Setup of maple:
==> flow/design.v (excerpt) <==
module AHBPERIPH(
  input  wire        HCLK,
  input  wire        HRESETn,
  input  wire [31:0] HADDR,
  input  wire [1:0]  HTRANS,
  input  wire        HWRITE,
  input  wire [31:0] HWDATA,
  output wire [31:0] HRDATA,
  output wire        HREADY,
  input  wire        RsRx,
  output wire        RsTx,
  input  wire        capture_event,
  output wire        PWM_OUT,
  input  wire [15:0] GPIOIN,
  output wire [15:0] GPIOOUT,
  output wire [6:0]  seg,
  output wire        dp,
  output wire [3:0]  an,
  output wire        uart_irq,
  output wire        timer_irq,
  output wire        gpio_irq
);
  wire [3:0]  mux_sel;
  wire        hsel_uart, hsel_timer, hsel_gpio, hsel_7seg;
  wire [31:0] hrdata_uart, hrdata_timer, hrdata_gpio, hrdata_7seg;
  wire        hready_uart, hready_timer, hready_gpio, hready_7seg;
  AHBDCD uAHBDCD (
    .HADDR(HADDR),
    .HSEL_S0(),
    .HSEL_S1(),
    .HSEL_S2(hsel_uart),
    .HSEL_S3(hsel_timer),
    .HSEL_S4(hsel_gpio),
    .HSEL_S5(hsel_7seg),
    .HSEL_S6(),
    .HSEL_S7(),
    .HSEL_S8(),
    .HSEL_S9(),
    .HSEL_NOMAP(),
    .MUX_SEL(mux_sel)
  );
  AHBMUX uAHBMUX (
    .HCLK(HCLK),
    .HRESETn(HRESETn),
    .MUX_SEL(mux_sel),
    .HRDATA_S0(32'h0000_0000),
    .HRDATA_S1(32'h0000_0000),
    .HRDATA_S2(hrdata_uart),
    .HRDATA_S3(hrdata_timer),
    .HRDATA_S4(hrdata_gpio),
    .HRDATA_S5(hrdata_7seg),
    .HRDATA_S6(32'h0000_0000),
    .HRDATA_S7(32'h0000_0000),
    .HRDATA_S8(32'h0000_0000),
    .HRDATA_S9(32'h0000_0000),
    .HRDATA_NOMAP(32'hDEADBEEF),
    .HREADYOUT_S0(1'b1),
    .HREADYOUT_S1(1'b1),
    .HREADYOUT_S2(hready_uart),
    .HREADYOUT_S3(hready_timer),
    .HREADYOUT_S4(hready_gpio),
    .HREADYOUT_S5(hready_7seg),
    .HREADYOUT_S6(1'b1),
    .HREADYOUT_S7(1'b1),
    .HREADYOUT_S8(1'b1),
    .HREADYOUT_S9(1'b1),
    .HREADYOUT_NOMAP(1'b1),
    .HRDATA(HRDATA),
    .HREADY(HREADY)
  );
  AHBUART uAHBUART (
    .HCLK(HCLK),
    .HRESETn(HRESETn),
    .HADDR(HADDR),
    .HTRANS(HTRANS),
  ...
clock: 11.6 ns
lec_check: 0
abc_area: 1
cap_margin: 20
cell_pad_in_sites_detail_placement: 0
cell_pad_in_sites_global_placement: 3
core_margin: 4
core_utilization: 21
cts_cluster_diameter: 247
gpl_routability_driven: 1
hold_slack_margin: 0.07
place_density_lb_addon: 0.01
slew_margin: 20
tns_end_percent: 75
run.sh (not shown) runs the stock make flow with config.mk's settings and CLKGATE_MAP_FILE=.
Both conditions hold for maple: the flow ran to the end and the final layout passed the timing, DRC and antenna checks.
diff inputs: maple => garnet
Settings: CELL_PAD_IN_SITES_DETAIL_PLACEMENT removed (was 0); PLACE_DENSITY_LB_ADDON removed (was 0.01); HOLD_SLACK_MARGIN removed (was 0.07); TNS_END_PERCENT removed (was 75); CTS_CLUSTER_DIAMETER removed (was 247); CTS_CLUSTER_SIZE newly set to 93; CORE_MARGIN changed from 4 to 2; PLACE_DENSITY newly set to 0.6; GPL_ROUTABILITY_DRIVEN removed (was 1); CELL_PAD_IN_SITES_GLOBAL_PLACEMENT removed (was 3); SETUP_SLACK_MARGIN newly set to -0.46; CORE_UTILIZATION changed from 21 to 65; the clock period (ns, I/O delays scaled along) changed from 11.6 to 11.7.
Results
The run showing the greater required time at the endpoint of the critical path is garnet.
After synthesis and placement, the instance count of garnet is below that of maple.
Length of routed met2 wiring (garnet vs. maple) decreases by more than a quarter
Max maximum VDD drop across maple and garnet: garnet
The count of cell instances traversed by the critical path of garnet falls short of that of maple by 5.
Changes observed in garnet relative to maple: wire length of the first global-routing pass saw a decrease; final area -about 6%; combinational power has decreased.
Comparing maple and garnet, the lower switching power summed over all nets was measured on garnet.
Sort maple and garnet by sequential share of layout area, descending, and garnet comes first.
## Diff of input files: quartz against garnet
Settings: ABC_AREA removed (was 1); CORE_UTILIZATION changed from 65 to 52; CTS_CLUSTER_SIZE removed (was 93); SETUP_SLACK_MARGIN removed (was -0.46); the clock period (ns, I/O delays scaled along) changed from 11.7 to 9.41.
## What came out
- Side by side, power share of the combinational group turned out higher in quartz than in garnet.
- For the fraction of area in registers, quartz came in 4.4 points higher than garnet did.
- Looking at dominant kind of combinational cell, the multiplexers result is from quartz; the simple AND/OR/NAND/NOR gates one comes from garnet.
- NOTE: number of CTS-inserted buffers in quartz exceeds that of garnet
- Met1 global-route usage, quartz and garnet: smaller value in quartz
- Total power on quartz is behind garnet.
- Going from garnet to quartz, first-pass GRT wire length -25%, setup slack -1.36 ns, final-layout fill cell count +779.
- On portion of total power attributed to sequential cells: between quartz and garnet, it ends up lower for quartz.
- Compared with garnet, routed wire length in quartz decreased by more than 10%.
## Diff of input files: zinc against quartz
Settings: a change of CORE_UTILIZATION from 52 to 40; a change of the clock period (ns, I/O delays scaled along) from 9.41 to 14.7.
--- outcome ---
Diff quartz -> zinc: met2 usage in global routing -6.5 points; total power consumption of the routed design -about 36%; utilization -14 points; routed wire length +2900 µm. Any difference in net count of the finished layout between quartz and zinc is small enough to ignore.

* * *

Starting RTL as in the previous note.
Design AHBPERIPH, start of the top module:
module AHBPERIPH(
  input  wire        HCLK,
  input  wire        HRESETn,
  input  wire [31:0] HADDR,
  input  wire [1:0]  HTRANS,
  input  wire        HWRITE,
  input  wire [31:0] HWDATA,
  output wire [31:0] HRDATA,
  output wire        HREADY,
  input  wire        RsRx,
  output wire        RsTx,
  input  wire        capture_event,
  output wire        PWM_OUT,
  input  wire [15:0] GPIOIN,
  output wire [15:0] GPIOOUT,
  output wire [6:0]  seg,
  output wire        dp,
  output wire [3:0]  an,
  output wire        uart_irq,
  output wire        timer_irq,
  output wire        gpio_irq
);
Settings: LEC_CHECK=0, ABC_AREA=1, CAP_MARGIN=20, CELL_PAD_IN_SITES_DETAIL_PLACEMENT=1, CORE_MARGIN=9, CORE_UTILIZATION=27, CTS_CLUSTER_DIAMETER=382, CTS_CLUSTER_SIZE=22, GPL_TIMING_DRIVEN=1, MIN_ROUTING_LAYER=met1, PLACE_DENSITY_LB_ADDON=0.18, SETUP_SLACK_MARGIN=0.19, SLEW_MARGIN=0, TNS_END_PERCENT=30; clock period 10.0 ns.
Change:
Settings changed: ABC_AREA 1 to unset, CAP_MARGIN 20 to 25, CELL_PAD_IN_SITES_DETAIL_PLACEMENT 1 to unset, CORE_MARGIN 9 to 5, CORE_UTILIZATION 27 to 63, CTS_CLUSTER_DIAMETER 382 to unset, CTS_CLUSTER_SIZE 22 to 87, GPL_TIMING_DRIVEN 1 to unset, MIN_ROUTING_LAYER met1 to unset, PLACE_DENSITY set to 0.71, PLACE_DENSITY_LB_ADDON 0.18 to unset, SETUP_SLACK_MARGIN 0.19 to unset, TNS_END_PERCENT 30 to unset.
Clock period 10.0 ns to 9.17 ns, I/O delays scaled along.
Wire length fell by 36%.
Design area drops by about 9%.
Flip-flop count is unchanged.
Change:
Settings changed: CAP_MARGIN 25 to 15, CORE_MARGIN 5 to 2, CORE_UTILIZATION 63 to 72, CTS_CLUSTER_DIAMETER set to 356, CTS_CLUSTER_SIZE 87 to unset, MAX_ROUTING_LAYER set to met4, PLACE_DENSITY 0.71 to 0.6, SETUP_SLACK_MARGIN set to -0.39, SLEW_MARGIN 0 to 20.
Clock period 9.17 ns to 4.06 ns, I/O delays scaled along.
Now the flow completed, yet does not pass: setup timing.
Final area decreases by 0.42%.
Utilization climbs by 9.9 points.
Non-clock buffer count goes up by 36.
Hold slack got worse by 0.26 ns.
Clock power increases by 100%.
Power goes up by 120%.
Via count went up by 3.2%.
Change:
Settings changed: CTS_CLUSTER_DIAMETER 356 to 28, CTS_CLUSTER_SIZE set to 36, SETUP_SLACK_MARGIN -0.39 to 0.53.
Clock period 4.06 ns to 4.14 ns, I/O delays scaled along.
Effect: The new run finished with setup timing left. Clock-buffer cell count rises by 76. Wire length goes up by 58%. Sequential power falls by about 0.6%. Power increases by 43%. Final cell count came out higher by 8.3%. First-iteration DRC count rises by 96%.
Power is estimated from default activity; no workload was simulated.
